**flow/design.v**
```verilog
module dummydecoder(
    input [31:0] instr,       
    output reg [5:0] op,      
    output reg [4:0] rs1,     
    output reg [4:0] rs2,     
    output reg [4:0] rd,      
    input  [31:0] r_rv2,      
    output reg [31:0] rv2,    
    output reg we             
);
    always @* begin
        case({instr[14:12], instr[6:0]})
            10'b0000010011 : begin op = 0; rv2 = {{20{instr[31]}},instr[31:20]}; we = 1;end			 
            10'b0100010011 : begin op = 1; rv2 = {{20{instr[31]}},instr[31:20]}; we = 1;end			 
            10'b0110010011 : begin op = 2; rv2 = {{20{instr[31]}},instr[31:20]}; we = 1;end			 
            10'b1000010011 : begin op = 3; rv2 = {{20{instr[31]}},instr[31:20]}; we = 1;end			 
            10'b1100010011 : begin op = 4; rv2 = {{20{instr[31]}},instr[31:20]}; we = 1;end			 
            10'b1110010011 : begin op = 5; rv2 = {{20{instr[31]}},instr[31:20]}; we = 1;end			 
            10'b0010010011 : begin op = 6; rv2 = {{20{instr[31]}},instr[31:20]}; we = 1;end			 
            10'b1010010011 : begin op = instr[30] ? 8 : 7;  rv2 = instr[24:20]; we = 1;end	 
            10'b0000110011 : begin op = instr[30] ? 10 : 9; rv2 = r_rv2; we = 1;end	 
		    10'b0010110011 : begin op = 11; rv2 = r_rv2; we = 1;end			    
		    10'b0100110011 : begin op = 12; rv2 = r_rv2; we = 1;end			    
		    10'b0110110011 : begin op = 13; rv2 = r_rv2; we = 1;end			    
		    10'b1000110011 : begin op = 14; rv2 = r_rv2; we = 1;end			    
            10'b1010110011 : begin op = instr[30] ? 16 : 15; rv2 = r_rv2; we = 1;end	 
		    10'b1100110011 : begin op = 17; rv2 = r_rv2; we = 1;end			    
		    10'b1110110011 : begin op = 18; rv2 = r_rv2; we = 1;end			    
            10'b0000000011 : begin op = 19; rv2 = r_rv2; we = 1;end             
            10'b0010000011 : begin op = 20; rv2 = r_rv2; we = 1;end             
            10'b0100000011 : begin op = 21; rv2 = r_rv2; we = 1;end             
            10'b1000000011 : begin op = 22; rv2 = r_rv2; we = 1;end             
            10'b1010000011 : begin op = 23; rv2 = r_rv2; we = 1;end             
            10'b0000100011 : begin op = 24; rv2 = r_rv2; we = 0;end             
            10'b0010100011 : begin op = 25; rv2 = r_rv2; we = 0;end             
            10'b0100100011 : begin op = 26; rv2 = r_rv2; we = 0;end             
            10'b0001100011 : begin op = 31; rv2 = r_rv2; we = 0;end             
            10'b0011100011 : begin op = 32; rv2 = r_rv2; we = 0;end             
            10'b1001100011 : begin op = 33; rv2 = r_rv2; we = 0;end             
            10'b1011100011 : begin op = 34; rv2 = r_rv2; we = 0;end             
            10'b1101100011 : begin op = 35; rv2 = r_rv2; we = 0;end             
            10'b1111100011 : begin op = 36; rv2 = r_rv2; we = 0;end             
            10'b0001100111 : begin op = 30; rv2 = r_rv2; we = 1;end             
            default:begin
                 case (instr[6:0])
            7'b1101111 : begin op = 29; rv2 = r_rv2; we = 1;end             
            7'b0110111 : begin op = 27; rv2 = r_rv2; we = 1;end             
            7'b0010111 : begin op = 28; rv2 = r_rv2; we = 1;end             
                     default:begin op = 0; we = 0;rv2=r_rv2; end
        endcase
            end
	endcase
     rs1 = instr [19:15];
     rs2 = instr [24:20];
     rd  = instr [11:7];
    end
endmodule
module alu32(
    input [5:0] op,       
    input [31:0] rv1,     
    input [31:0] rv2,     
    output reg [31:0] rvout,   
    input [31:0] drdata,
    output reg [31:0] dwdata,
    output reg [3:0] dwe,
    input [31:0] daddr,
    input [31:0] iaddr,
    input [31:0] instr
);
    always @* begin
        case(op)
            0 : begin rvout = rv1 + rv2; dwe = 0; dwdata = 0; end   
            1 : begin rvout = $signed(rv1) < $signed(rv2); dwe = 0; dwdata = 0;end  
            2 : begin rvout = rv1 < rv2; dwe = 0; dwdata = 0;end  
            3 : begin rvout = rv1 ^ rv2; dwe = 0; dwdata = 0;end  
            4 : begin rvout = rv1 | rv2; dwe = 0; dwdata = 0;end  
            5 : begin rvout = rv1 & rv2; dwe = 0; dwdata = 0;end  
            6 : begin rvout = rv1 << rv2[4:0]; dwe = 0; dwdata = 0;end  
            7 : begin rvout = rv1 >> rv2[4:0]; dwe = 0; dwdata = 0;end  
            8 : begin rvout = $signed(rv1) >>> rv2[4:0]; dwe = 0; dwdata = 0;end  
            9 : begin rvout = rv1 + rv2; dwe = 0; dwdata = 0;end  
            10: begin rvout = rv1 - rv2; dwe = 0; dwdata = 0;end  
            11: begin rvout = rv1 << rv2[4:0]; dwe = 0; dwdata = 0;end  
            12: begin rvout = $signed(rv1) < $signed(rv2); dwe = 0; dwdata = 0;end  
            13: begin rvout = rv1 < rv2; dwe = 0; dwdata = 0;end  
            14: begin rvout = rv1 ^ rv2; dwe = 0; dwdata = 0;end  
            15: begin rvout = rv1 >> rv2[4:0]; dwe = 0; dwdata = 0;end  
            16: begin rvout = $signed(rv1) >>> rv2[4:0]; dwe = 0; dwdata = 0;end  
            17: begin rvout = rv1 | rv2; dwe = 0; dwdata = 0;end  
            18: begin rvout = rv1 & rv2; dwe = 0; dwdata = 0;end  
            19 : begin dwe = 0;dwdata = 0;            
            case (daddr[1:0])
                2'b00: rvout = {{24{drdata[7]}}, drdata[7:0]};    
                2'b01: rvout = {{24{drdata[15]}}, drdata[15:8]};  
                2'b10: rvout = {{24{drdata[23]}}, drdata[23:16]};
                2'b11: rvout = {{24{drdata[31]}}, drdata[31:24]};
                default : rvout = {{24{drdata[7]}}, drdata[7:0]};
            endcase
                end                                                      
            20 : begin  dwe = 0; dwdata = 0;
                case (daddr[1:0])
                    2'b00: rvout = {{16{drdata[15]}}, drdata[15:0]};
                    2'b10: rvout = {{16{drdata[31]}}, drdata[31:16]};
                    default : rvout = {{16{drdata[15]}}, drdata[15:0]};
                endcase
                end                                                      
            21 : begin rvout = drdata; dwe = 0; dwdata = 0; end                          
            22 : begin dwe = 0;dwdata = 0; 
                case (daddr[1:0])
                    2'b00: rvout = {{24{1'b0}}, drdata[7:0]};
                    2'b01: rvout = {{24{1'b0}}, drdata[15:8]};
                    2'b10: rvout = {{24{1'b0}}, drdata[23:16]};
                    2'b11: rvout = {{24{1'b0}}, drdata[31:24]};
                    default : rvout = {{24{1'b0}}, drdata[7:0]};
                endcase
                end                                                      
            23 : begin dwe = 0; dwdata = 0; 
                case (daddr[1:0])
                    2'b00: rvout = {{16{1'b0}}, drdata[15:0]};
                    2'b10: rvout = {{16{1'b0}}, drdata[31:16]};
                    default : rvout = {{16{1'b0}}, drdata[15:0]};
                endcase
                end                                                     
            24 : begin dwdata = {4{rv2[7:0]}}; rvout = 0;
                case(daddr[1:0])
                    2'b00: dwe = 4'b0001;         
                    2'b01: dwe = 4'b0010;         
                    2'b10: dwe = 4'b0100;         
                    2'b11: dwe = 4'b1000;         
                    default : dwe = 4'b0001; 
                endcase 
            end                                                             
            25 : begin dwdata = {2{rv2[15:0]}}; rvout = 0;
                case(daddr[1:0])
                    2'b00: dwe = 4'b0011;        
                    2'b10: dwe = 4'b1100;
                    default : dwe = 4'b0011;
                endcase
            end                                                              
            26 : begin dwdata = rv2; dwe = 4'b1111; rvout = 0; end                      
            27: begin rvout = {instr[31:12],{12{1'b0}}}; dwe = 0; dwdata = 0;end  
            28: begin rvout = iaddr + {instr[31:12],{12{1'b0}}}; dwe = 0; dwdata = 0;end  
            29: begin rvout = iaddr +4; dwe = 0; dwdata = 0;end  
            30: begin rvout = iaddr +4; dwe = 0; dwdata = 0;end  
            31: begin dwe = 0; dwdata = 0; rvout = 0; end       
            32: begin dwe = 0; rvout = 0; dwdata = 0; end  
            33: begin dwe = 0; rvout = 0; dwdata = 0; end  
            34: begin dwe = 0; rvout = 0; dwdata = 0; end  
            35: begin dwe = 0; rvout = 0; dwdata = 0; end  
            36: begin dwe = 0; rvout = 0; dwdata = 0; end  
            default : begin rvout =0; dwe = 0; dwdata = 0; end 
        endcase
    end
endmodule
module regfile(
    input [4:0] rs1,      
    input [4:0] rs2,      
    input [4:0] rd,       
    input we,             
    input [31:0] wdata,   
    output reg [31:0] rv1,    
    output reg [31:0] rv2,    
    input clk,             
    input [5:0] op,
    input [31:0] instr,
    output reg [31:0] daddr,
    input [31:0] iaddr
);
    reg [31:0] memory [0:31];
    always @* begin
        rv1 = (rs1 == 0) ? 32'd0 : memory[rs1];
        rv2 = (rs2 == 0) ? 32'd0 : memory[rs2];
        case(op)
            19,20,21,22,
            23: daddr = rv1 + {{20{instr[31]}},instr[31:20]};
            24,25,
            26: daddr = rv1 + {{ 20{instr[31]}},instr[31:25],instr[11:7]};
            default : daddr = 0;   
        endcase 
    end
    always @(posedge clk) begin   
        if(we == 1 & rd!= 0) begin
            memory[rd] <= wdata;
         end
    end
endmodule
module cpu (
    input clk, 
    input reset,
    output reg [31:0] iaddr,
    input [31:0] idata,
    output reg [31:0] daddr,
    input [31:0] drdata,
    output reg [31:0] dwdata,
    output reg [3:0] dwe
);
    wire [31:0] daddr1, dwdata1;  
    wire [3:0] dwe1;
    wire [5:0] op;
    wire [31:0] rv1, rv2, rvout, r_rv2, wdata;
    wire [4:0] rs1, rs2, rd;
    wire we;
    alu32 u1(
        .op(op),
        .rv1(rv1),            
        .rv2(rv2),
        .rvout(rvout),
        .drdata(drdata),      
        .dwdata(dwdata1),     
        .dwe(dwe1),
        .daddr(daddr1),
        .iaddr(iaddr),
        .instr(idata)
    );
    regfile u2(
        .rs1(rs1),
        .rs2(rs2),
        .rd(rd),
        .we(we),
        .wdata(rvout),
        .rv1(rv1),
        .rv2(r_rv2),
        .clk(clk),
        .op(op),
        .instr(idata),
        .daddr(daddr1)
    );
    dummydecoder u3(
        .instr(idata),
        .op(op),
        .rs1(rs1),
        .rs2(rs2),
        .rd(rd),
        .r_rv2(r_rv2),
        .rv2(rv2),
        .we(we)
    );
    always @* begin
        if (reset) begin
           daddr = 0;
           dwdata = 0;
           dwe = 0;
        end
        else begin
           daddr = daddr1;
           dwdata = dwdata1;
           dwe = dwe1;
        end
    end
    wire [31:0] imm_j = {{12{idata[31]}},idata[19:12],idata[20],idata[30:21],1'b0};
    wire [31:0] imm_b = {{20{idata[31]}},idata[7],idata[30:25],idata[11:8],1'b0};
    wire [31:0] jalr_t = rv1 + {{20{idata[31]}},idata[31:20]};
    reg  [31:0] pc_next;
    always @* begin  
        case(op)
            29 : pc_next = iaddr + imm_j;  
            30 : pc_next = {jalr_t[31:1], 1'b0};  
            31 : pc_next = (rv1 == rv2) ? iaddr + imm_b : iaddr + 4;  
            32 : pc_next = (rv1 != rv2) ? iaddr + imm_b : iaddr + 4;  
            33 : pc_next = ($signed(rv1) < $signed(rv2)) ? iaddr + imm_b : iaddr + 4;  
            34 : pc_next = ($signed(rv1) >= $signed(rv2)) ? iaddr + imm_b : iaddr + 4;  
            35 : pc_next = (rv1 < rv2) ? iaddr + imm_b : iaddr + 4;  
            36 : pc_next = (rv1 >= rv2) ? iaddr + imm_b : iaddr + 4;  
            default : pc_next = iaddr + 4;
        endcase
    end       
    always @(posedge clk) begin  
        if (reset) begin
            iaddr <= 0;
        end else begin
            iaddr <= pc_next;
        end
    end
endmodule
```
**flow/run.sh**
```bash
#!/bin/bash
# the make line also repeats each setting of config.mk as NAME=value (left out here)
make -C /OpenROAD-flow-scripts/flow DESIGN_CONFIG=/design/flow/config.mk WORK_HOME=/design/flow/orfs CLKGATE_MAP_FILE= finish
```
**flow/config.mk**
```make
export PLATFORM = sky130hd
export DESIGN_NAME = cpu
export DESIGN_NICKNAME = cpu
export VERILOG_FILES = /design/flow/design.v
export SDC_FILE = /design/flow/constraint.sdc
export NUM_CORES = 4
export LEC_CHECK = 0
export CAP_MARGIN = 20
export CORE_MARGIN = 2
export CORE_UTILIZATION = 72
export CTS_CLUSTER_DIAMETER = 188
export CTS_CLUSTER_SIZE = 99
export PLACE_DENSITY = 0.42
export SLEW_MARGIN = 20
export TNS_END_PERCENT = 5
```
**flow/constraint.sdc**
```tcl
create_clock -name core_clock -period 4.3 [get_ports {clk}]
set_input_delay 0.8600 -clock core_clock [delete_from_list [all_inputs] [get_ports {clk}]]
set_output_delay 0.8600 -clock core_clock [all_outputs]
set_load 0.01 [all_outputs]
```
==> out/results.env, run 1 <==
TOOL.ERROR='[ERROR DPL-0033] detailed placement checks failed during check placement.'
PLACE_CONGESTION=1.36
YOSYSTOPAREACELL='sky130_fd_sc_hd__edfxtp_1'
SYNTH.AREA.TOP_CELLS='sky130_fd_sc_hd__edfxtp_1 46%, sky130_fd_sc_hd__mux4_2 17%, sky130_fd_sc_hd__mux2i_1 3.8%, sky130_fd_sc_hd__ha_1 3.5%, sky130_fd_sc_hd__a21oi_1 2.9%'
SYNTH-SEQ-AREA-SHARE_PCT=46.7
SYNTH.MOST_COMMON_CELL='sky130_fd_sc_hd__edfxtp_1'
SYNTHMUXAREASHARE_PCT=22.0
SYNTHTOPLOGICFAMILY='multiplexers'
SYNTHFLOPTYPE='sky130_fd_sc_hd__edfxtp_1'
IO_BUFFER_COUNT=164
YOSYS_CELLS=5329
POST_SYNTH_INST_COUNT=5329
SYNTHDOMINANTCELLAREASHARE_PCT=45.8
CORE_UM2=92900
SYNTH_XOR_XNOR_AREA_SHARE_PCT=1.80
CORE.ROWCOUNT=112
SYNTHESIS.AREA_UM2=67200
YS.WARNINGS.COUNT=4
DIE_Y_UM=309
SYNTH_FLOPS=1055
YS_SH_ADDER_PCT=3.72
SYNTH_SIMPLE_GATE_AREA_SHARE_PCT=8.45
SYNTH-COMPOUND-AREA-SHARE_PCT=13.8
DIEWIDTH_UM=309
ASYNC_RESET_FF_SHARE_PCT=0
SYN_AVG_CELL_AREA_UM2=12.6
DIE-AREA_UM2=95800
FLOORPLAN.CORE_UTIL_PCT=72.3
EDF_COUNT=1024
RESULT_OF_THE_RUN='aborted with a tool error'
EXIT_STAGE='detailed placement'
BOUNDARYPINS=166
YOSYS_AREA_UM2=67200
YS_TOP_CELLS_BY_COUNT='1,024 x sky130_fd_sc_hd__edfxtp_1, 511 x sky130_fd_sc_hd__mux4_2, 386 x sky130_fd_sc_hd__a21oi_1'
SYNTHDISTINCTLIBCELLS=101
-- through the flow --
| stage | setup WS (ns) | hold slack (ns) | total power, mW | setup TNS, ns |
|---|---|---|---|---|
| after floorplan | -2.46 | 0.616 | 18.0 | -2116.51 |
| after global placement | -2.78 | 0.692 | 23.1 | -2288.46 |
==> run 2: changes to the inputs <==
Settings changed: ABC_AREA set to 0, CELL_PAD_IN_SITES_GLOBAL_PLACEMENT set to 0, CORE_ASPECT_RATIO set to 1.03, CTS_CLUSTER_DIAMETER 188 to 389, CTS_CLUSTER_SIZE 99 to 37, HOLD_SLACK_MARGIN set to 0.28, MAX_ROUTING_LAYER set to met5, MIN_ROUTING_LAYER set to met1, PLACE_DENSITY 0.42 to unset, PLACE_DENSITY_LB_ADDON set to 0.0, SETUP_SLACK_MARGIN set to 0.53, SLEW_MARGIN 20 to 10, TNS_END_PERCENT 5 to 65.
Clock period 4.3 ns to 3.62 ns, I/O delays scaled along.
==> run 2 against run 1 <==
The flow again stops in detailed placement; die size about the same; synthesized cell count stayed put; area after synthesis is the same.
==> out/results.env, run 2 <==
SYNTHFLOPTYPE='sky130_fd_sc_hd__edfxtp_1'
SYNTH.MOST_COMMON_CELL='sky130_fd_sc_hd__edfxtp_1'
DIEWIDTH_UM=305
SYNTH-SEQ-AREA-SHARE_PCT=46.7
FLOORPLAN.CORE_UTIL_PCT=72.8
EDF_COUNT=1024
BOUNDARYPINS=166
SYNTH_SIMPLE_GATE_AREA_SHARE_PCT=8.45
SYNTH.AREA.TOP_CELLS='sky130_fd_sc_hd__edfxtp_1 46%, sky130_fd_sc_hd__mux4_2 17%, sky130_fd_sc_hd__mux2i_1 3.8%, sky130_fd_sc_hd__ha_1 3.5%, sky130_fd_sc_hd__a21oi_1 2.9%'
TOOL.ERROR='[ERROR DPL-0033] detailed placement checks failed during check placement.'
SYNTHMUXAREASHARE_PCT=22.0
DIE-AREA_UM2=95800
SYNTH-COMPOUND-AREA-SHARE_PCT=13.8
SYNTHESIS.AREA_UM2=67200
SYN_AVG_CELL_AREA_UM2=12.6
SYNTH_FLOPS=1055
SYNTH_XOR_XNOR_AREA_SHARE_PCT=1.80
CORE.ROWCOUNT=113
PLACE_CONGESTION=1.37
CORE_UM2=92300
EXIT_STAGE='detailed placement'
SYNTHDISTINCTLIBCELLS=101
IO_BUFFER_COUNT=164
SYNTHDOMINANTCELLAREASHARE_PCT=45.8
RESULT_OF_THE_RUN='aborted with a tool error'
ASYNC_RESET_FF_SHARE_PCT=0
YOSYSTOPAREACELL='sky130_fd_sc_hd__edfxtp_1'
POST_SYNTH_INST_COUNT=5329
YOSYS_AREA_UM2=67200
DIE_Y_UM=314
YS.WARNINGS.COUNT=4
SYNTHTOPLOGICFAMILY='multiplexers'
YS_TOP_CELLS_BY_COUNT='1,024 x sky130_fd_sc_hd__edfxtp_1, 511 x sky130_fd_sc_hd__mux4_2, 386 x sky130_fd_sc_hd__a21oi_1'
YS_SH_ADDER_PCT=3.72
YOSYS_CELLS=5329
==> run 2: per-stage QoR <==
step / hold WS [ns] / total power [mW]
floorplan: 0.616 / 21.4
global placement: 0.662 / 27.5
==> run 3: changes to the inputs <==
Settings changed: CELL_PAD_IN_SITES_DETAIL_PLACEMENT set to 2, CELL_PAD_IN_SITES_GLOBAL_PLACEMENT 0 to 1, CORE_ASPECT_RATIO 1.03 to unset, CORE_UTILIZATION 72 to 70, CTS_CLUSTER_DIAMETER 389 to unset, HOLD_SLACK_MARGIN 0.28 to 0.25, MIN_ROUTING_LAYER met1 to met2, PLACE_DENSITY set to 0.91, PLACE_DENSITY_LB_ADDON 0.0 to unset, SETUP_SLACK_MARGIN 0.53 to 1.34, SLEW_MARGIN 10 to 20.
Clock period 3.62 ns to 7.28 ns, I/O delays scaled along.
==> run 3 against run 2 <==
The run again fails in detailed placement; synthesized cell count unchanged; die size increased by 2.8%; area after synthesis unchanged.
==> out/results.env, run 3 <==
SYNTH-SEQ-AREA-SHARE_PCT=46.7
SYNTHESIS.AREA_UM2=67200
SYNTH.MOST_COMMON_CELL='sky130_fd_sc_hd__edfxtp_1'
SYNTH-COMPOUND-AREA-SHARE_PCT=13.8
SYNTHMUXAREASHARE_PCT=22.0
YOSYS_CELLS=5329
FLOORPLAN.CORE_UTIL_PCT=70.7
SYN_AVG_CELL_AREA_UM2=12.6
SYNTH_XOR_XNOR_AREA_SHARE_PCT=1.80
DIE_Y_UM=314
TOOL.ERROR='Error: detail_place.tcl, 38 bad optional access'
SYNTH.AREA.TOP_CELLS='sky130_fd_sc_hd__edfxtp_1 46%, sky130_fd_sc_hd__mux4_2 17%, sky130_fd_sc_hd__mux2i_1 3.8%, sky130_fd_sc_hd__ha_1 3.5%, sky130_fd_sc_hd__a21oi_1 2.9%'
CORE.ROWCOUNT=113
YOSYSTOPAREACELL='sky130_fd_sc_hd__edfxtp_1'
EXIT_STAGE='detailed placement'
POST_SYNTH_INST_COUNT=5329
PLACE_CONGESTION=1.65
SYNTHFLOPTYPE='sky130_fd_sc_hd__edfxtp_1'
SYNTHDISTINCTLIBCELLS=101
SYNTH_SIMPLE_GATE_AREA_SHARE_PCT=8.45
CORE_UM2=95000
YS_TOP_CELLS_BY_COUNT='1,024 x sky130_fd_sc_hd__edfxtp_1, 511 x sky130_fd_sc_hd__mux4_2, 386 x sky130_fd_sc_hd__a21oi_1'
RESULT_OF_THE_RUN='aborted with a tool error'
ASYNC_RESET_FF_SHARE_PCT=0
DIEWIDTH_UM=314
SYNTH_FLOPS=1055
DIE-AREA_UM2=98500
YOSYS_AREA_UM2=67200
EDF_COUNT=1024
YS_SH_ADDER_PCT=3.72
SYNTHDOMINANTCELLAREASHARE_PCT=45.8
YS.WARNINGS.COUNT=4
IO_BUFFER_COUNT=164
SYNTHTOPLOGICFAMILY='multiplexers'
BOUNDARYPINS=166
[run 3: metrics by stage]
stage | setup slack [ns] | setup TNS (ns)
3_3_place_gp | -0.507 | -54.35
2_1_floorplan | -0.0783 | -4.95
==> run 4: changes to the inputs <==
Settings changed: ABC_AREA 0 to unset, CELL_PAD_IN_SITES_DETAIL_PLACEMENT 2 to unset, CELL_PAD_IN_SITES_GLOBAL_PLACEMENT 1 to unset, CORE_UTILIZATION 70 to 40, CTS_CLUSTER_SIZE 37 to unset, HOLD_SLACK_MARGIN 0.25 to unset, MAX_ROUTING_LAYER met5 to unset, MIN_ROUTING_LAYER met2 to unset, PLACE_DENSITY 0.91 to 0.6, SETUP_SLACK_MARGIN 1.34 to unset, TNS_END_PERCENT 65 to unset.
Clock period 7.28 ns to 11.0 ns, I/O delays scaled along.
==> run 4 against run 3 <==
Now clean on timing, DRC and antenna; area after synthesis unchanged; die size grew 74%; synthesized cell count did not move.
==> out/results.env, run 4 <==
RESULT_OF_THE_RUN='timing/DRC/antenna clean'
SYNTHDISTINCTLIBCELLS=101
DIE_Y_UM=414
FINALWORSTPATHREQUIREDPERIOD_NS=10.46
SYNTH-SEQ-AREA-SHARE_PCT=46.7
NUMCLOCKSINKS=1055
ASYNC_RESET_FF_SHARE_PCT=0
AREA_DELTA_SYNTH_FINAL_PCT=13.4
POST_SYNTH_INST_COUNT=5329
FMAXACHIEVABLE_GHz=0.0956
P_INT_mW=8.12
DIE-AREA_UM2=171000
YOSYS_AREA_UM2=67200
HOLD_CLASS='flop to flop'
CTS_ROOT_BUFFER='sky130_fd_sc_hd__clkbuf_16'
POWER_SWITCHING_mW=4.07
POST-CTS-SETUP-BUFFER-COUNT=0
DPL-INSTANCE-AREA_UM2=72600
CRIT_TOP_CELL='sky130_fd_sc_hd__buf_4'
CTS_TREE='yes'
YS_SH_ADDER_PCT=3.72
CP.ARRIVAL_NS=8.26
CLOCK_INSERTION_DELAY_WORST_SKEW_NS=0.76
TOTAL_SEQUENTIAL_POWER_mW=5.02
ANTENNA_VIOLATIONS_BEFORE_REPAIR=11
TIMING.SETUP.TNS_NS=0
MET1_USAGE_PCT=46.9
DP.FINAL_HPWL_MM=207
SYNTH.MOST_COMMON_CELL='sky130_fd_sc_hd__edfxtp_1'
VIAS_PER_CELL=6.90
YS.WARNINGS.COUNT=4
WORST_SLEW_MARGIN_REL_PCT=21.0
CLOCK_POWER_SHARE_PCT=30.6
OVERALL_VIA_COUNT_FROM_DETAIL_ROUTE=53900
FLOORPLAN.CORE_UTIL_PCT=40.2
SETUP_VIOL=0
POWER.GROUP.TOP='sequential cells'
IO_BUFFER_COUNT=164
SYNTH_SIMPLE_GATE_AREA_SHARE_PCT=8.45
GRT_PASS1_WL_MM=407
PLACE_CONGESTION=1.08
WL_PER_CELL_UM=37.9
EDF_COUNT=1024
TIMING.RR.START='u2.memory[16][10]'
SYNTHFLOPTYPE='sky130_fd_sc_hd__edfxtp_1'
CRITICAL_PATH.STARTPOINT='idata[18]'
CRITPATHBUFINV=5
POWER_COMBINATIONAL_mW=3.45
FINAL_HOLD_VIOL_COUNT=0
MIN_TO='iaddr[1]'
CP_CELL_SEQUENCE='buf_2 > or3b_2 > buf_4 > buf_4 > o22ai_1 > or3_1 > a211oi_1 > nor4_2 > buf_4 > ha_1 > a21boi_0 > o21ai_0 > nand2b_1 > a21o_1 > a21oi_1 > o21ai_0 > a31oi_1 > o22ai_1 > mux2_2 > clkdlybuf4s50_1'
WORST_R2R_PATH_DEPTH=17
LARGEST_NET_DEGREE_AT_THE_START_OF_GLOBAL_ROUTING=64
DRT.ANTENNA.VIOLATING_NETS=0
TOTAL_LEAKAGE_POWER_nW=26.1
P_PER_AREA_nW_PER_UM2=160
TIMING.CRITICAL_PATH.FANOUT_MAX=21
CP.DEPTH=20
TIMING.CRITICAL_PATH.TO='daddr[28]'
CLOCK-SKEW-FINAL_NS=0.0802
CRITICAL_PATH_REQUIRED_NS=8.80
WL_MM=296
SYN_AVG_CELL_AREA_UM2=12.6
GRTUSAGETOTAL_PCT=34.0
CRIT_PATH_START_KIND='primary input'
POWER.SWITCHING_FRACTION_PCT=33.4
DIEWIDTH_UM=414
FINISH.INSTANCE_AREA_UM2=76200
BOUNDARYPINS=166
CRITPATHCAPTURETYPE='primary output'
CPPEAKSTAGEDELAY_NS=0.63
SYNTHTOPLOGICFAMILY='multiplexers'
CTS_BUFFER_DEPTH=3
FINISH.NET_COUNT=5775
WORST_HOLD_PATH.NUM_CELLS=2
CTS_REPAIR_RESIZE_COUNT=0
CTS_HOLD_REPAIR.BUFFERS=0
GLOBALROUTE.BUSIESTLAYER='met2'
POWER_FRAC_SEQ_PCT=41.2
CTS_MADE_BUFFERS=110
WORSTSETUPPATHTYPE='primary input to primary output'
YS_TOP_CELLS_BY_COUNT='1,024 x sky130_fd_sc_hd__edfxtp_1, 511 x sky130_fd_sc_hd__mux4_2, 386 x sky130_fd_sc_hd__a21oi_1'
SYNTHMUXAREASHARE_PCT=22.0
SYNTH_FLOPS=1055
SYNTHESIS.AREA_UM2=67200
COMBINATIONALPOWERSHARE_PCT=28.3
FINAL.FILL_COUNT=15000
VDD_DROP_MAX_V=0.000135
YOSYS_CELLS=5329
FINALMAXSLEWVIOLATIONS=0
GRT_PASS1_VIAS=50800
CORE_UM2=167000
YOSYSTOPAREACELL='sky130_fd_sc_hd__edfxtp_1'
CTS.REPORTEDPATHS.CLKPINSLEW_NS=0.06
WARNINGS=92
TIMING.MAX_CAP.VIOLATIONS=0
FIRST_PASS_ITERS=8
GLOBAL_ROUTE.USAGE.MET3_PCT=5.91
POST-ROUTE-PERIOD-UTIL_PCT=95.1
R2R_SETUP_SLACK_NS=3.29
NUMBER_OF_LEVELS_THE_H_TREE_WAS_SPLIT_INTO=3
WORST-SLEW-PIN-TRANSITION_NS=1.17
SYNTH.AREA.TOP_CELLS='sky130_fd_sc_hd__edfxtp_1 46%, sky130_fd_sc_hd__mux4_2 17%, sky130_fd_sc_hd__mux2i_1 3.8%, sky130_fd_sc_hd__ha_1 3.5%, sky130_fd_sc_hd__a21oi_1 2.9%'
TIMING.CRITICAL_PATH.MAX_DELAY_FAMILY='AND-OR/OR-AND gates'
GRT_REMAINING_OVERFLOW=0
CP_SLOWEST_CELL='sky130_fd_sc_hd__buf_2'
DRT_FIRST_ITER_VIOLATIONS=8154
SYNTH-COMPOUND-AREA-SHARE_PCT=13.8
WORST_R2R_ENDPOINT='u2.memory[27][26]'
GRT_UTIL_MET2_PCT=51.3
HOLD_PATH_STARTPOINT='iaddr[1]'
SYNTHDOMINANTCELLAREASHARE_PCT=45.8
POWER_CLOCK_mW=3.72
DRC_ERRORS=0
CORE.ROWCOUNT=150
GRT_SETUP_UNREPAIRED='false'
SYNTH_XOR_XNOR_AREA_SHARE_PCT=1.80
-- run 4: final cells by class --
class                   count  area, um2  share of cell area [%]
inverters                 138        523                   0.687
repair buffers            444       3960                    5.20
diodes                      2       5.00                 0.00657
flip-flops and latches   1055      31400                    41.2
clock inverters            73        697                   0.915
clock buffers             133       2860                    3.75
well taps                2204       2760                    3.62
multi-input cells        3765      34000                    44.6
-- run 4: metrics by stage --
step	hold WS (ns)	util, %	cells	power [mW]	worst slack (ns)
after floorplan	0.616	-	5361	7.02	1.97
after global placement	0.753	43.5	7605	8.42	0.696
after detailed placement	0.796	43.5	7606	8.43	0.793
after CTS	0.811	45.6	7812	12.1	0.765
after global routing	0.844	45.6	7812	12.5	0.359
final	0.811	45.6	7814	12.2	0.542
-- run 4: layer usage --
metal	wire length, um	part of all wire, %
met1	116000	39
met2	131000	44
met3	31400	11
met4	18800	6.3
met5	0	0
==> run 5: changes to the inputs <==
Settings changed: CAP_MARGIN 20 to 0, CELL_PAD_IN_SITES_DETAIL_PLACEMENT set to 2, CORE_MARGIN 2 to 8, CTS_CLUSTER_SIZE set to 34, GPL_ROUTABILITY_DRIVEN set to 1, MAX_ROUTING_LAYER set to met4, MIN_ROUTING_LAYER set to met2, SETUP_SLACK_MARGIN set to 2.77, SLEW_MARGIN 20 to 15, TNS_END_PERCENT set to 70.
==> run 5 against run 4 <==
The run now fails in global routing; area after synthesis stayed put; synthesized cell count stayed put; die size is 5.9% higher.
==> out/results.env, run 5 <==
RESULT_OF_THE_RUN='aborted with a tool error'
EXIT_STAGE='global routing'
TOOL.ERROR='[ERROR GRT-0116] Global routing finished with congestion. Check the congestion regions in the DRC Viewer.'
YOSYSTOPAREACELL='sky130_fd_sc_hd__edfxtp_1'
SYNTHESIS.AREA_UM2=67200
SYNTHDISTINCTLIBCELLS=101
SYNTHFLOPTYPE='sky130_fd_sc_hd__edfxtp_1'
CORE_UM2=167000
YS.WARNINGS.COUNT=4
SYNTH-COMPOUND-AREA-SHARE_PCT=13.8
CORE.ROWCOUNT=150
DIE_Y_UM=426
SYNTHTOPLOGICFAMILY='multiplexers'
YOSYS_AREA_UM2=67200
DPL-INSTANCE-AREA_UM2=74100
SYNTH.AREA.TOP_CELLS='sky130_fd_sc_hd__edfxtp_1 46%, sky130_fd_sc_hd__mux4_2 17%, sky130_fd_sc_hd__mux2i_1 3.8%, sky130_fd_sc_hd__ha_1 3.5%, sky130_fd_sc_hd__a21oi_1 2.9%'
PLACE_CONGESTION=1.22
SYNTH.MOST_COMMON_CELL='sky130_fd_sc_hd__edfxtp_1'
GRTUSAGETOTAL_PCT=86.4
DP.FINAL_HPWL_MM=287
CTS_ROOT_BUFFER='sky130_fd_sc_hd__clkbuf_16'
IO_BUFFER_COUNT=164
NUMBER_OF_LEVELS_THE_H_TREE_WAS_SPLIT_INTO=3
FLOORPLAN.CORE_UTIL_PCT=40.2
SYNTH_XOR_XNOR_AREA_SHARE_PCT=1.80
SYNTHDOMINANTCELLAREASHARE_PCT=45.8
GRT_REMAINING_OVERFLOW=2375
CTS_HOLD_REPAIR.BUFFERS=0
NUMCLOCKSINKS=1055
SYNTH_SIMPLE_GATE_AREA_SHARE_PCT=8.45
YS_SH_ADDER_PCT=3.72
EDF_COUNT=1024
DIEWIDTH_UM=426
SYN_AVG_CELL_AREA_UM2=12.6
SYNTH-SEQ-AREA-SHARE_PCT=46.7
ASYNC_RESET_FF_SHARE_PCT=0
SYNTHMUXAREASHARE_PCT=22.0
DIE-AREA_UM2=181000
POST_SYNTH_INST_COUNT=5329
CTS_MADE_BUFFERS=112
CTS_BUFFER_DEPTH=3
SYNTH_FLOPS=1055
YOSYS_CELLS=5329
BOUNDARYPINS=166
YS_TOP_CELLS_BY_COUNT='1,024 x sky130_fd_sc_hd__edfxtp_1, 511 x sky130_fd_sc_hd__mux4_2, 386 x sky130_fd_sc_hd__a21oi_1'
[run 5: metal layers]
metal	overflow	track usage, %
met4	264	68.1
met1	-	-
met3	1683	96.4
met5	-	-
met2	428	87.7
[run 5: stage by stage]
stage | cells | setup slack [ns] | hold slack [ns] | power [mW]
after detailed placement | 7741 | 0.623 | 0.838 | 9.00
after global placement | 7740 | 0.692 | 0.799 | 8.85
after floorplan | 5361 | 2.76 | 0.616 | 7.06
after CTS | 8155 | 2.39 | 0.852 | 13.5
[run 5: what timing repair did]
action / 4_1_cts
buffers inserted: 185
endpoints found under the setup margin: 828
cloned: 26
gates resized: 620
pin swaps: 126
==> run 6: changes to the inputs <==
Settings changed: ABC_AREA set to 1, CELL_PAD_IN_SITES_GLOBAL_PLACEMENT set to 1, CORE_ASPECT_RATIO set to 1.37, CORE_MARGIN 8 to 10, GPL_ROUTABILITY_DRIVEN 1 to 0, GPL_TIMING_DRIVEN set to 0, HOLD_SLACK_MARGIN set to 0.12, MAX_ROUTING_LAYER met4 to met5, SETUP_SLACK_MARGIN 2.77 to 2.08.
==> run 6 against run 5 <==
The flow again stops in global routing; area after synthesis grew 10%; die size rose by 12%; synthesized cell count increased by 84%.
==> out/results.env, run 6 <==
PLACED_CELL_COUNT=12500
CTS_HOLD_REPAIR.BUFFERS=0
SYNTHFLOPTYPE='sky130_fd_sc_hd__edfxtp_1'
TOOL.ERROR='[ERROR GRT-0116] Global routing finished with congestion. Check the congestion regions in the DRC Viewer.'
SYNTH_XOR_XNOR_AREA_SHARE_PCT=1.49
SYNTHESIS.AREA_UM2=73900
CTS_ROOT_BUFFER='sky130_fd_sc_hd__clkbuf_16'
YS.WARNINGS.COUNT=4
YOSYS_CELLS=9819
FLOORPLAN.CORE_UTIL_PCT=40.2
EDF_COUNT=1024
SYNTH-COMPOUND-AREA-SHARE_PCT=18.5
GRTUSAGETOTAL_PCT=103
NUMBER_OF_LEVELS_THE_H_TREE_WAS_SPLIT_INTO=3
SYNTH-SEQ-AREA-SHARE_PCT=42.4
IO_BUFFER_COUNT=163
DIE_Y_UM=523
CORE_UM2=184000
YS_SH_ADDER_PCT=3.37
SYNTHDISTINCTLIBCELLS=69
DIEWIDTH_UM=387
SYNTH_SIMPLE_GATE_AREA_SHARE_PCT=25.7
DP_WORST_SETUP_SLACK_NS=-2.37
SYNTHTOPLOGICFAMILY='simple AND/OR/NAND/NOR gates'
SYNTHDOMINANTCELLAREASHARE_PCT=41.6
EXIT_STAGE='global routing'
POST_SYNTH_INST_COUNT=9819
NUMCLOCKSINKS=1055
ASYNC_RESET_FF_SHARE_PCT=0
DP.FINAL_HPWL_MM=439
SYN_AVG_CELL_AREA_UM2=7.53
CORE.ROWCOUNT=184
CTS_BUFFER_DEPTH=3
SYNTH_FLOPS=1055
BOUNDARYPINS=166
SYNTHMUXAREASHARE_PCT=0.0135
GRT_REMAINING_OVERFLOW=9680
SYNTH.MOST_COMMON_CELL='sky130_fd_sc_hd__nand2_1'
YS_TOP_CELLS_BY_COUNT='2,313 x sky130_fd_sc_hd__nand2_1, 1,140 x sky130_fd_sc_hd__nand3_1, 1,024 x sky130_fd_sc_hd__edfxtp_1'
YOSYSTOPAREACELL='sky130_fd_sc_hd__edfxtp_1'
SYNTH.AREA.TOP_CELLS='sky130_fd_sc_hd__edfxtp_1 42%, sky130_fd_sc_hd__nand2_1 12%, sky130_fd_sc_hd__nand3_1 7.7%, sky130_fd_sc_hd__o21ai_0 6.4%, sky130_fd_sc_hd__a21oi_1 5.5%'
DIE-AREA_UM2=203000
RESULT_OF_THE_RUN='aborted with a tool error'
CTS_MADE_BUFFERS=112
YOSYS_AREA_UM2=73900
[run 6: timing repair]
| item | CTS |
|---|---|
| gates resized | 956 |
| pin swaps | 22 |
| endpoints found under the setup margin | 1122 |
| buffers inserted | 57 |
[run 6: per-layer routing]
metal | overflow | global-route usage [%]
met1 | - | -
met2 | 3000 | 102
met3 | 4665 | 109
met4 | 1489 | 96.6
met5 | 526 | 99.4
[run 6: per-stage QoR]
stage | instance area (um2) | setup TNS [ns]
floorplan | 74000 | 0
global placement | 78700 | -1349.36
detailed placement | 81400 | -210.53
CTS | 88900 | 0
==> run 7: changes to the inputs <==
Settings changed: ABC_AREA 1 to unset, CAP_MARGIN 0 to 20, CELL_PAD_IN_SITES_DETAIL_PLACEMENT 2 to unset, CELL_PAD_IN_SITES_GLOBAL_PLACEMENT 1 to unset, CORE_ASPECT_RATIO 1.37 to unset, CORE_MARGIN 10 to 2, CORE_UTILIZATION 40 to 57, CTS_CLUSTER_SIZE 34 to 40, GPL_ROUTABILITY_DRIVEN 0 to unset, GPL_TIMING_DRIVEN 0 to unset, HOLD_SLACK_MARGIN 0.12 to unset, MAX_ROUTING_LAYER met5 to met4, MIN_ROUTING_LAYER met2 to unset, SETUP_SLACK_MARGIN 2.08 to 0.89, SLEW_MARGIN 15 to 20, TNS_END_PERCENT 70 to unset.
Clock period 11.0 ns to 5.87 ns, I/O delays scaled along.
==> run 7 against run 6 <==
The run again fails in global routing; synthesized cell count decreased by 46%; area after synthesis decreased by 9.1%; die size shrank 40%.
==> out/results.env, run 7 <==
RESULT_OF_THE_RUN='aborted with a tool error'
EDF_COUNT=1024
EXIT_STAGE='global routing'
SYNTH_FLOPS=1055
SYNTH-SEQ-AREA-SHARE_PCT=46.7
NUMBER_OF_LEVELS_THE_H_TREE_WAS_SPLIT_INTO=3
CTS_MADE_BUFFERS=102
ASYNC_RESET_FF_SHARE_PCT=0
CORE.ROWCOUNT=125
SYNTH_XOR_XNOR_AREA_SHARE_PCT=1.80
SYNTH.AREA.TOP_CELLS='sky130_fd_sc_hd__edfxtp_1 46%, sky130_fd_sc_hd__mux4_2 17%, sky130_fd_sc_hd__mux2i_1 3.8%, sky130_fd_sc_hd__ha_1 3.5%, sky130_fd_sc_hd__a21oi_1 2.9%'
DIEWIDTH_UM=347
CTS_ROOT_BUFFER='sky130_fd_sc_hd__clkbuf_16'
GRTUSAGETOTAL_PCT=80.0
BOUNDARYPINS=166
PLACE_CONGESTION=1.11
DIE_Y_UM=347
YOSYS_CELLS=5329
DIE-AREA_UM2=121000
CTS_BUFFER_DEPTH=3
FLOORPLAN.CORE_UTIL_PCT=57.7
CORE_UM2=117000
DP.FINAL_HPWL_MM=249
SYNTHDOMINANTCELLAREASHARE_PCT=45.8
CTS_HOLD_REPAIR.BUFFERS=0
YOSYS_AREA_UM2=67200
SYNTH-COMPOUND-AREA-SHARE_PCT=13.8
SYNTHFLOPTYPE='sky130_fd_sc_hd__edfxtp_1'
DPL-INSTANCE-AREA_UM2=81300
POST_SYNTH_INST_COUNT=5329
IO_BUFFER_COUNT=164
YS_TOP_CELLS_BY_COUNT='1,024 x sky130_fd_sc_hd__edfxtp_1, 511 x sky130_fd_sc_hd__mux4_2, 386 x sky130_fd_sc_hd__a21oi_1'
SYNTHDISTINCTLIBCELLS=101
SYNTH.MOST_COMMON_CELL='sky130_fd_sc_hd__edfxtp_1'
YOSYSTOPAREACELL='sky130_fd_sc_hd__edfxtp_1'
NUMCLOCKSINKS=1055
GRT_REMAINING_OVERFLOW=48
YS.WARNINGS.COUNT=4
SYNTHTOPLOGICFAMILY='multiplexers'
SYNTHMUXAREASHARE_PCT=22.0
YS_SH_ADDER_PCT=3.72
TOOL.ERROR='[ERROR GRT-0116] Global routing finished with congestion. Check the congestion regions in the DRC Viewer.'
SYN_AVG_CELL_AREA_UM2=12.6
SYNTH_SIMPLE_GATE_AREA_SHARE_PCT=8.45
SYNTHESIS.AREA_UM2=67200
==> run 7: timing repair <==
| action | 4_1_cts |
|---|---|
| endpoints found under the hold margin | 0 |
| setup endpoints to repair | 1123 |
| resized | 556 |
| gates cloned | 17 |
| pin swaps | 144 |
| buffers inserted | 139 |
==> run 7: through the flow <==
| stage | setup slack (ns) | cells | utilization [%] | hold slack (ns) | setup TNS, ns |
|---|---|---|---|---|---|
| CTS | -0.717 | 8368 | 75.8 | 0.804 | -206.47 |
| detailed placement | -2.54 | 8026 | 69.7 | 0.789 | -1715.75 |
| global placement | -2.40 | 8025 | 69.7 | 0.779 | -1575.98 |
| floorplan | -1.21 | 5361 | - | 0.616 | -753.90 |
==> run 7: metal layers <==
layer / track usage, % / overflow
met3: 67.1 / 6
met2: 92.3 / 16
met5: - / -
met4: 76.2 / 20
met1: 79.2 / 6
==> run 8: changes to the inputs <==
Settings changed: CORE_UTILIZATION 57 to 72, CTS_CLUSTER_SIZE 40 to unset, MAX_ROUTING_LAYER met4 to unset, SETUP_SLACK_MARGIN 0.89 to unset, TNS_END_PERCENT set to 10.
Clock period 5.87 ns to 5.37 ns, I/O delays scaled along.
==> run 8 against run 7 <==
The flow stops in clock tree synthesis; area after synthesis did not move; die size fell by 21%; synthesized cell count did not move.
==> out/results.env, run 8 <==
SYNTH_FLOPS=1055
SYNTH.MOST_COMMON_CELL='sky130_fd_sc_hd__edfxtp_1'
DP.FINAL_HPWL_MM=244
DIE_Y_UM=309
POST_SYNTH_INST_COUNT=5329
SYNTH_SIMPLE_GATE_AREA_SHARE_PCT=8.45
FLOORPLAN.CORE_UTIL_PCT=72.3
YS_SH_ADDER_PCT=3.72
SYNTH_XOR_XNOR_AREA_SHARE_PCT=1.80
SYNTHESIS.AREA_UM2=67200
DIE-AREA_UM2=95800
SYNTHTOPLOGICFAMILY='multiplexers'
YOSYSTOPAREACELL='sky130_fd_sc_hd__edfxtp_1'
CORE_UM2=92900
EDF_COUNT=1024
DP_WORST_SETUP_SLACK_NS=-2.13
EXIT_STAGE='clock tree synthesis'
SYNTH.AREA.TOP_CELLS='sky130_fd_sc_hd__edfxtp_1 46%, sky130_fd_sc_hd__mux4_2 17%, sky130_fd_sc_hd__mux2i_1 3.8%, sky130_fd_sc_hd__ha_1 3.5%, sky130_fd_sc_hd__a21oi_1 2.9%'
DIEWIDTH_UM=309
RESULT_OF_THE_RUN='aborted with a tool error'
SYNTHFLOPTYPE='sky130_fd_sc_hd__edfxtp_1'
YOSYS_CELLS=5329
YOSYS_AREA_UM2=67200
YS_TOP_CELLS_BY_COUNT='1,024 x sky130_fd_sc_hd__edfxtp_1, 511 x sky130_fd_sc_hd__mux4_2, 386 x sky130_fd_sc_hd__a21oi_1'
TOOL.ERROR='[ERROR DPL-0033] detailed placement checks failed during check placement.'
ASYNC_RESET_FF_SHARE_PCT=0
SYNTHMUXAREASHARE_PCT=22.0
SYNTHDOMINANTCELLAREASHARE_PCT=45.8
PLACE_CONGESTION=1.22
SYNTH-COMPOUND-AREA-SHARE_PCT=13.8
YS.WARNINGS.COUNT=4
SYNTH-SEQ-AREA-SHARE_PCT=46.7
BOUNDARYPINS=166
CORE.ROWCOUNT=112
SYN_AVG_CELL_AREA_UM2=12.6
SYNTHDISTINCTLIBCELLS=101
IO_BUFFER_COUNT=164
run 8: per-stage QoR:
step                area, um2  cells
floorplan               67600   5361
global placement        81000   7736
detailed placement      81000   7736
==> run 9: changes to the inputs <==
Settings changed: CTS_CLUSTER_DIAMETER set to 54, CTS_CLUSTER_SIZE set to 40, PLACE_DENSITY 0.6 to unset, SETUP_SLACK_MARGIN set to -0.2, TNS_END_PERCENT 10 to unset.
Clock period 5.37 ns to 3.35 ns, I/O delays scaled along.
==> run 9 against run 8 <==
The flow stops in detailed placement; synthesized cell count unchanged; die size did not move; area after synthesis unchanged.
==> out/results.env, run 9 <==
RESULT_OF_THE_RUN='aborted with a tool error'
EXIT_STAGE='detailed placement'
TOOL.ERROR='[ERROR DPL-0033] detailed placement checks failed during check placement.'
SYN_AVG_CELL_AREA_UM2=12.6
SYNTHMUXAREASHARE_PCT=22.0
YS.WARNINGS.COUNT=4
SYNTH.AREA.TOP_CELLS='sky130_fd_sc_hd__edfxtp_1 46%, sky130_fd_sc_hd__mux4_2 17%, sky130_fd_sc_hd__mux2i_1 3.8%, sky130_fd_sc_hd__ha_1 3.5%, sky130_fd_sc_hd__a21oi_1 2.9%'
SYNTH_FLOPS=1055
FLOORPLAN.CORE_UTIL_PCT=72.3
SYNTH-SEQ-AREA-SHARE_PCT=46.7
SYNTHTOPLOGICFAMILY='multiplexers'
SYNTHDOMINANTCELLAREASHARE_PCT=45.8
POST_SYNTH_INST_COUNT=5329
SYNTH-COMPOUND-AREA-SHARE_PCT=13.8
SYNTH.MOST_COMMON_CELL='sky130_fd_sc_hd__edfxtp_1'
DIE_Y_UM=309
DIEWIDTH_UM=309
YOSYSTOPAREACELL='sky130_fd_sc_hd__edfxtp_1'
PLACE_CONGESTION=1.39
SYNTH_SIMPLE_GATE_AREA_SHARE_PCT=8.45
BOUNDARYPINS=166
YOSYS_AREA_UM2=67200
YS_SH_ADDER_PCT=3.72
SYNTH_XOR_XNOR_AREA_SHARE_PCT=1.80
DIE-AREA_UM2=95800
SYNTHESIS.AREA_UM2=67200
YOSYS_CELLS=5329
CORE_UM2=92900
EDF_COUNT=1024
SYNTHFLOPTYPE='sky130_fd_sc_hd__edfxtp_1'
IO_BUFFER_COUNT=164
ASYNC_RESET_FF_SHARE_PCT=0
CORE.ROWCOUNT=112
SYNTHDISTINCTLIBCELLS=101
YS_TOP_CELLS_BY_COUNT='1,024 x sky130_fd_sc_hd__edfxtp_1, 511 x sky130_fd_sc_hd__mux4_2, 386 x sky130_fd_sc_hd__a21oi_1'
run 9: metrics by stage:
| step | setup WS (ns) | hold slack [ns] | instance area, um2 |
|---|---|---|---|
| floorplan | -3.22 | 0.616 | 67600 |
| global placement | -3.50 | 0.686 | 83000 |
==> run 10: changes to the inputs <==
Settings changed: CAP_MARGIN 20 to 0, CELL_PAD_IN_SITES_GLOBAL_PLACEMENT set to 0, CORE_MARGIN 2 to 6, CORE_UTILIZATION 72 to 50, CTS_CLUSTER_DIAMETER 54 to 229, CTS_CLUSTER_SIZE 40 to unset, HOLD_SLACK_MARGIN set to 0.18, MAX_ROUTING_LAYER set to met4, PLACE_DENSITY set to 0.9, SETUP_SLACK_MARGIN -0.2 to unset, SLEW_MARGIN 20 to 35, TNS_END_PERCENT set to 80.
Clock period 3.35 ns to 7.99 ns, I/O delays scaled along.
==> run 10 against run 9 <==
The layout now fails its checks (negative setup slack); area after synthesis unchanged; synthesized cell count unchanged; die size grew 50%.
==> out/results.env, run 10 <==
NUMBER_OF_LEVELS_THE_H_TREE_WAS_SPLIT_INTO=3
IO_BUFFER_COUNT=164
CP_SLOWEST_CELL='sky130_fd_sc_hd__inv_1'
DP.FINAL_HPWL_MM=237
FIRST_PASS_ITERS=14
NUMCLOCKSINKS=1055
GRTUSAGETOTAL_PCT=48.4
TIMING.RR.START='u2.memory[15][12]'
POWER_SWITCHING_mW=6.50
SYNTH.MOST_COMMON_CELL='sky130_fd_sc_hd__edfxtp_1'
FINAL_HOLD_VIOL_COUNT=0
CORE_UM2=132000
CTS_BUFFER_DEPTH=3
GRT_REMAINING_OVERFLOW=0
OVERALL_VIA_COUNT_FROM_DETAIL_ROUTE=66000
POST-ROUTE-PERIOD-UTIL_PCT=103
POWER.GROUP.TOP='sequential cells'
CPPEAKSTAGEDELAY_NS=0.81
SYNTH_XOR_XNOR_AREA_SHARE_PCT=1.80
P_INT_mW=11.6
ANTENNA_VIOLATIONS_BEFORE_REPAIR=38
CRIT_PATH_START_KIND='primary input'
GRT_SETUP_UNREPAIRED='true'
FINAL_CORE_UTILIZATION_PCT=62.2
CRITICAL_PATH.STARTPOINT='idata[19]'
YOSYS_AREA_UM2=67200
CLOCK_POWER_SHARE_PCT=28.2
POWER_FRAC_SEQ_PCT=38.3
FINALMAXSLEWVIOLATIONS=0
HOLD_PATH_STARTPOINT='iaddr[8]'
TOTAL_LEAKAGE_POWER_nW=30.0
COMBINATIONALPOWERSHARE_PCT=33.5
CP_CELL_SEQUENCE='buf_2 > inv_1 > buf_4 > a211o_1 > a21oi_1 > nor4_4 > ha_1 > buf_4 > nand2_1 > o21ai_0 > buf_4 > a21oi_2 > o21ai_0 > a311oi_1 > buf_4 > a21oi_1 > a211oi_1 > a21oi_1 > clkdlybuf4s50_1'
TIMING.MAX_CAP.VIOLATIONS=0
GRT_PASS1_VIAS=60300
YOSYSTOPAREACELL='sky130_fd_sc_hd__edfxtp_1'
WORST-SLEW-PIN-TRANSITION_NS=1.17
RESULT_OF_THE_RUN='complete, but fails checks'
SYNTHDOMINANTCELLAREASHARE_PCT=45.8
TIMING.CRITICAL_PATH.MAX_DELAY_FAMILY='buffers and inverters'
WL_MM=381
DRT_FIRST_ITER_VIOLATIONS=13600
TIMING.CRITICAL_PATH.FANOUT_MAX=10
YS_SH_ADDER_PCT=3.72
CLOCK_INSERTION_DELAY_WORST_SKEW_NS=0.78
SYNTH-COMPOUND-AREA-SHARE_PCT=13.8
WORST_SLEW_MARGIN_REL_PCT=22.1
SYNTH.AREA.TOP_CELLS='sky130_fd_sc_hd__edfxtp_1 46%, sky130_fd_sc_hd__mux4_2 17%, sky130_fd_sc_hd__mux2i_1 3.8%, sky130_fd_sc_hd__ha_1 3.5%, sky130_fd_sc_hd__a21oi_1 2.9%'
TOP_LAYER_IN_USE='met4'
TIMING.CRITICAL_PATH.TO='daddr[30]'
CHECKFAILREASONS='negative setup slack'
M1WIRELENGTH_MM=115
P_PER_AREA_nW_PER_UM2=220
POST_SYNTH_INST_COUNT=5329
WORST_HOLD_PATH.NUM_CELLS=2
FINISH.NET_COUNT=6453
SETUP_VIOL=47
CP.DEPTH=19
CTS_ROOT_BUFFER='sky130_fd_sc_hd__clkbuf_16'
CLOCK-SKEW-FINAL_NS=0.0667
MIN_TO='iaddr[8]'
TOTAL_SEQUENTIAL_POWER_mW=6.94
WARNINGS=97
PLACE_CONGESTION=1.13
AREA_DELTA_SYNTH_FINAL_PCT=22.4
POWER_CLOCK_mW=5.11
FINALWORSTPATHREQUIREDPERIOD_NS=8.26
WORST_R2R_PATH_DEPTH=20
FLOORPLAN.CORE_UTIL_PCT=50.8
DRT.ANTENNA.VIOLATING_NETS=0
R2R_SETUP_SLACK_NS=0.99
FMAXACHIEVABLE_GHz=0.121
TIMING.SETUP.TNS_NS=-8.84
LARGEST_NET_DEGREE_AT_THE_START_OF_GLOBAL_ROUTING=58
MET3_LENGTH_MM=65.5
CTS_MADE_BUFFERS=101
YS_TOP_CELLS_BY_COUNT='1,024 x sky130_fd_sc_hd__edfxtp_1, 511 x sky130_fd_sc_hd__mux4_2, 386 x sky130_fd_sc_hd__a21oi_1'
CRIT_TOP_CELL='sky130_fd_sc_hd__buf_4'
FINAL.FILL_COUNT=9481
BOUNDARYPINS=166
CORE.ROWCOUNT=133
GRT_PASS1_WL_MM=475
VDD_DROP_MAX_V=0.000239
DRC_ERRORS=0
SYN_AVG_CELL_AREA_UM2=12.6
ASYNC_RESET_FF_SHARE_PCT=0
SYNTH_FLOPS=1055
HOLD_CLASS='flop to flop'
YOSYS_CELLS=5329
DIE_Y_UM=379
SYNTH_SIMPLE_GATE_AREA_SHARE_PCT=8.45
DIE-AREA_UM2=143000
SYNTHTOPLOGICFAMILY='multiplexers'
WORST_R2R_ENDPOINT='u2.memory[5][26]'
SYNTHDISTINCTLIBCELLS=101
EDF_COUNT=1024
SYNTHFLOPTYPE='sky130_fd_sc_hd__edfxtp_1'
WORSTSETUPPATHTYPE='primary input to primary output'
CP.ARRIVAL_NS=6.66
FINAL_CRITICAL_PATH_SETUP_SLACK_NS=-0.269
VIAS_PER_CELL=8.16
YS.WARNINGS.COUNT=4
CRITICAL_PATH_REQUIRED_NS=6.39
CTS_TREE='yes'
WL_PER_CELL_UM=47.1
CRITPATHCAPTURETYPE='primary output'
DIEWIDTH_UM=379
POWER.SWITCHING_FRACTION_PCT=35.9
SYNTHESIS.AREA_UM2=67200
SYNTH-SEQ-AREA-SHARE_PCT=46.7
CRITPATHBUFINV=7
SYNTHMUXAREASHARE_PCT=22.0
CTS.REPORTEDPATHS.CLKPINSLEW_NS=0.07
MET2WIRELENGTH_MM=153
POWER_COMBINATIONAL_mW=6.06
[run 10: final cells by class]
type | instances | area, um2 | area share (%)
Clock buffer | 119 | 2590 | 3.16
Multi-Input combinational cell | 3765 | 34400 | 41.9
Tap cell | 1755 | 2200 | 2.67
Inverter | 138 | 531 | 0.645
Sequential cell | 1055 | 31400 | 38.1
Clock inverter | 65 | 638 | 0.776
Timing Repair Buffer | 1131 | 10300 | 12.6
Antenna cell | 60 | 150 | 0.183
[run 10: per-layer routing]
metal,global-route usage [%],vias up
li1,-,23300
met1,55.3,30900
met2,69.8,8416
met3,17.7,3404
met4,36.0,0
met5,-,-
[run 10: what timing repair did]
item | 4_1_cts | 5_1_grt
hold buffers | 0 | 0
cloned | 1 | 4
resized | 46 | 84
endpoints found under the setup margin | 24 | 40
setup buffers | 4 | 10
pin swaps | 3 | 10
[run 10: stage by stage]
step | hold slack [ns] | cells | power [mW] | cell area [um2] | worst slack [ns]
final | 0.851 | 8088 | 18.1 | 82200 | -0.269
after global routing | 0.861 | 8080 | 18.3 | 82200 | -0.271
after CTS | 0.823 | 8011 | 17.4 | 81500 | 0.00279
after detailed placement | 0.808 | 7822 | 12.5 | 78000 | -0.538
after global placement | 0.793 | 7816 | 12.4 | 77900 | -0.976
after floorplan | 0.616 | 5361 | 9.68 | 67400 | 0.000542
==> run 11: changes to the inputs <==
Settings changed: CAP_MARGIN 0 to 20, CELL_PAD_IN_SITES_GLOBAL_PLACEMENT 0 to unset, CORE_MARGIN 6 to 2, CORE_UTILIZATION 50 to 61, CTS_CLUSTER_DIAMETER 229 to 360, CTS_CLUSTER_SIZE set to 43, HOLD_SLACK_MARGIN 0.18 to -0.08, PLACE_DENSITY 0.9 to unset, SETUP_SLACK_MARGIN set to 0.02, SLEW_MARGIN 35 to 20, TNS_END_PERCENT 80 to 5.
Clock period 7.99 ns to 5.87 ns, I/O delays scaled along.
==> run 11 against run 10 <==
The run now fails in global routing; synthesized cell count unchanged; area after synthesis unchanged; die size decreased by 21%.
==> out/results.env, run 11 <==
SYNTH.AREA.TOP_CELLS='sky130_fd_sc_hd__edfxtp_1 46%, sky130_fd_sc_hd__mux4_2 17%, sky130_fd_sc_hd__mux2i_1 3.8%, sky130_fd_sc_hd__ha_1 3.5%, sky130_fd_sc_hd__a21oi_1 2.9%'
CTS_MADE_BUFFERS=28
TOOL.ERROR='[ERROR GRT-0232] Routing congestion too high. Check the congestion heatmap in the GUI.'
SYNTHFLOPTYPE='sky130_fd_sc_hd__edfxtp_1'
YOSYS_AREA_UM2=67200
SYNTH_FLOPS=1055
POST_SYNTH_INST_COUNT=5329
CORE_UM2=109000
CORE.ROWCOUNT=121
YS_TOP_CELLS_BY_COUNT='1,024 x sky130_fd_sc_hd__edfxtp_1, 511 x sky130_fd_sc_hd__mux4_2, 386 x sky130_fd_sc_hd__a21oi_1'
SYNTH.MOST_COMMON_CELL='sky130_fd_sc_hd__edfxtp_1'
PLACED_CELL_COUNT=7851
SYNTHTOPLOGICFAMILY='multiplexers'
FLOORPLAN.CORE_UTIL_PCT=61.6
GRTUSAGETOTAL_PCT=85.5
SYN_AVG_CELL_AREA_UM2=12.6
ASYNC_RESET_FF_SHARE_PCT=0
YOSYS_CELLS=5329
SYNTH-COMPOUND-AREA-SHARE_PCT=13.8
GRT_REMAINING_OVERFLOW=427
DIE_Y_UM=336
NUMBER_OF_LEVELS_THE_H_TREE_WAS_SPLIT_INTO=1
DIE-AREA_UM2=113000
YS_SH_ADDER_PCT=3.72
RESULT_OF_THE_RUN='aborted with a tool error'
SYNTHDOMINANTCELLAREASHARE_PCT=45.8
NUMCLOCKSINKS=1055
YOSYSTOPAREACELL='sky130_fd_sc_hd__edfxtp_1'
BOUNDARYPINS=166
SYNTH_SIMPLE_GATE_AREA_SHARE_PCT=8.45
IO_BUFFER_COUNT=164
SYNTHMUXAREASHARE_PCT=22.0
SYNTH_XOR_XNOR_AREA_SHARE_PCT=1.80
SYNTH-SEQ-AREA-SHARE_PCT=46.7
SYNTHDISTINCTLIBCELLS=101
CTS_BUFFER_DEPTH=3
DP.FINAL_HPWL_MM=238
YS.WARNINGS.COUNT=4
DIEWIDTH_UM=336
SYNTHESIS.AREA_UM2=67200
EXIT_STAGE='global routing'
PLACE_CONGESTION=1.19
EDF_COUNT=1024
CTS_HOLD_REPAIR.BUFFERS=0
CTS_ROOT_BUFFER='sky130_fd_sc_hd__clkbuf_16'
[run 11: per-stage QoR]
stage                     setup TNS, ns  power [mW]  cell area [um2]  worst slack, ns
after floorplan                 -753.90        13.2            67600            -1.21
after global placement         -1377.46        17.2            80600            -1.93
after detailed placement       -1514.54        17.5            80600            -2.10
after CTS                       -368.71        20.9            84100           -0.793
[run 11: what timing repair did]
item                                     CTS
endpoints found under the setup margin  1114
pin swaps                                 77
gates cloned                              15
buffers inserted                          64
gates resized                            476
[run 11: layer usage]
metal / GRT usage, % / GRT overflow
met4: 82.5 / 134
met3: 74.6 / 60
met1: 85.8 / 39
met2: 94.7 / 194
met5: - / -
==> run 12: changes to the inputs <==
Settings changed: ABC_AREA set to 1, CELL_PAD_IN_SITES_GLOBAL_PLACEMENT set to 1, CORE_UTILIZATION 61 to 22, CTS_CLUSTER_DIAMETER 360 to unset, CTS_CLUSTER_SIZE 43 to 37, HOLD_SLACK_MARGIN -0.08 to 0.28, MAX_ROUTING_LAYER met4 to met5, MIN_ROUTING_LAYER set to met1, SETUP_SLACK_MARGIN 0.02 to 1.34, TNS_END_PERCENT 5 to 65.
Clock period 5.87 ns to 7.28 ns, I/O delays scaled along.
==> run 12 against run 11 <==
The run now finishes clean; area after synthesis increased by 10%; die size rose to 3.0 times the previous value; synthesized cell count is 84% higher.
==> out/results.env, run 12 <==
RESULT_OF_THE_RUN='timing/DRC/antenna clean'
P_PER_AREA_nW_PER_UM2=228
POWER_FRAC_SEQ_PCT=34.2
GRTUSAGETOTAL_PCT=23.6
SYNTHDISTINCTLIBCELLS=69
BOUNDARYPINS=166
CPPEAKSTAGEDELAY_NS=0.32
DIE-AREA_UM2=341000
SYNTH-COMPOUND-AREA-SHARE_PCT=18.5
FLOORPLAN.CORE_UTIL_PCT=22.1
NUMCLOCKSINKS=1055
SYNTH.MOST_COMMON_CELL='sky130_fd_sc_hd__nand2_1'
GRT_PASS1_VIAS=72400
AREA_DELTA_SYNTH_FINAL_PCT=32.1
CORE_UM2=334000
SYNTH_XOR_XNOR_AREA_SHARE_PCT=1.49
WORST-SLEW-PIN-TRANSITION_NS=1.37
TIMING.MAX_CAP.VIOLATIONS=0
DRT.ANTENNA.VIOLATING_NETS=0
CLOCK-SKEW-FINAL_NS=0.0990
SYNTHFLOPTYPE='sky130_fd_sc_hd__edfxtp_1'
PLACED_CELL_COUNT=14700
SYNTHMUXAREASHARE_PCT=0.0135
ASYNC_RESET_FF_SHARE_PCT=0
IO_BUFFER_COUNT=164
FINALMAXSLEWVIOLATIONS=0
TOTAL_SEQUENTIAL_POWER_mW=7.61
SYNTHESIS.AREA_UM2=73900
SYNTHDOMINANTCELLAREASHARE_PCT=41.6
LARGEST_NET_DEGREE_AT_THE_START_OF_GLOBAL_ROUTING=87
SYNTHTOPLOGICFAMILY='simple AND/OR/NAND/NOR gates'
GRT_SETUP_UNREPAIRED='true'
POWER_SWITCHING_mW=7.98
YOSYSTOPAREACELL='sky130_fd_sc_hd__edfxtp_1'
GRT_PASS1_WL_MM=574
FMAXACHIEVABLE_GHz=0.153
COMBINATIONALPOWERSHARE_PCT=35.4
CRITICAL_PATH.STARTPOINT='idata[15]'
OVERALL_VIA_COUNT_FROM_DETAIL_ROUTE=79000
SYNTH_SIMPLE_GATE_AREA_SHARE_PCT=25.7
YOSYS_CELLS=9819
SYNTH.AREA.TOP_CELLS='sky130_fd_sc_hd__edfxtp_1 42%, sky130_fd_sc_hd__nand2_1 12%, sky130_fd_sc_hd__nand3_1 7.7%, sky130_fd_sc_hd__o21ai_0 6.4%, sky130_fd_sc_hd__a21oi_1 5.5%'
CRIT_PATH_START_KIND='primary input'
WORSTSETUPPATHTYPE='primary input to primary output'
VIAS_PER_CELL=5.22
HOLD_PATH_STARTPOINT='iaddr[1]'
MIN_TO='iaddr[1]'
FINAL-INSTANCE-COUNT-EXCL-FILL=15200
POWER_COMBINATIONAL_mW=7.89
WORST_R2R_PATH_DEPTH=13
SYNTH_FLOPS=1055
TIMING.CRITICAL_PATH.FANOUT_MAX=6
DRC_ERRORS=0
CTS_HOLD_REPAIR.BUFFERS=0
YS_TOP_CELLS_BY_COUNT='2,313 x sky130_fd_sc_hd__nand2_1, 1,140 x sky130_fd_sc_hd__nand3_1, 1,024 x sky130_fd_sc_hd__edfxtp_1'
POWER.SWITCHING_FRACTION_PCT=35.8
CRITICAL_PATH_REQUIRED_NS=5.82
CLOCK_POWER_SHARE_PCT=30.4
TOTAL_LEAKAGE_POWER_nW=39.9
WORST_HOLD_PATH.NUM_CELLS=2
WARNINGS=95
WORST_R2R_ENDPOINT='u2.memory[24][29]'
POWER_CLOCK_mW=6.77
CRITPATHBUFINV=10
FINAL_CORE_UTILIZATION_PCT=29.2
GRT_REMAINING_OVERFLOW=0
YS_SH_ADDER_PCT=3.37
DIE_Y_UM=584
FIRST_PASS_ITERS=9
FINALWORSTPATHREQUIREDPERIOD_NS=6.54
SYN_AVG_CELL_AREA_UM2=7.53
PLACE_CONGESTION=1.03
YS.WARNINGS.COUNT=4
POST-ROUTE-PERIOD-UTIL_PCT=89.8
DRT_FIRST_ITER_VIOLATIONS=9695
TIMING.RR.START='iaddr[2]'
FINAL_HOLD_VIOL_COUNT=0
TIMING.CRITICAL_PATH.MAX_DELAY_FAMILY='buffers and inverters'
POWER.GROUP.TOP='combinational logic'
SYNTH-SEQ-AREA-SHARE_PCT=42.4
CTS_BUFFER_DEPTH=4
CP_SLOWEST_CELL='sky130_fd_sc_hd__ha_4'
CRIT_TOP_CELL='sky130_fd_sc_hd__buf_4'
CTS.REPORTEDPATHS.CLKPINSLEW_NS=0.04
SETUP_VIOL=0
YOSYS_AREA_UM2=73900
CP.DEPTH=25
WORST_SLEW_MARGIN_REL_PCT=8.62
HOLD_CLASS='flop to flop'
CRITPATHCAPTURETYPE='primary output'
R2R_SETUP_SLACK_NS=2.22
CTS_ROOT_BUFFER='sky130_fd_sc_hd__clkbuf_16'
EDF_COUNT=1024
WL_MM=425
CORE.ROWCOUNT=212
CTS_TREE='yes'
FIN_HOLD_WS_NS=0.650
CP.ARRIVAL_NS=5.08
ANTENNA_VIOLATIONS_BEFORE_REPAIR=29
FINISH.NET_COUNT=10900
NUMBER_OF_LEVELS_THE_H_TREE_WAS_SPLIT_INTO=4
VDD_DROP_MAX_V=0.000173
WL_PER_CELL_UM=28.1
DP.FINAL_HPWL_MM=291
CLOCK_INSERTION_DELAY_WORST_SKEW_NS=0.85
POST_SYNTH_INST_COUNT=9819
DIEWIDTH_UM=584
P_INT_mW=14.3
TIMING.CRITICAL_PATH.TO='daddr[19]'
CTS_MADE_BUFFERS=138
-- run 12: per-layer routing --
layer	track usage, %	routed length (um)	vias to the layer above
li1	-	-	35600
met1	32.9	184000	38900
met2	36.0	183000	3798
met3	3.63	36500	730
met4	9.96	21400	6
met5	0	36	-
-- run 12: metrics by stage --
step	power [mW]	cell area, um2	TNS [ns]	worst slack (ns)
2_1_floorplan	11.0	74100	0	1.30
3_3_place_gp	14.7	87100	-5.02	-0.354
3_5_place_dp	14.6	87100	-4.23	-0.314
4_1_cts	21.8	94200	0	0.798
5_1_grt	23.0	97600	0	0.651
6_report	22.3	97600	0	0.745
-- run 12: final cells by class --
cell class	instances	area, um2
fillers	35900	236000
multi-input cells	7254	39300
flip-flops and latches	1055	31400
repair buffers	1263	13400
well taps	4387	5490
inverters	953	3770
clock buffers	173	3710
clock inverters	58	579
repair inverters	2	22.5
diodes	6	15.0
-- run 12: timing repair --
item / 4_1_cts / 5_1_grt
setup endpoints to repair: 578 / 905
hold endpoints to repair: 0 / 0
gates resized: 518 / 516
buffers inserted: 83 / 99
gates cloned: 20 / 26
pin swaps: 111 / 141
Power and IR drop assume default switching activity.
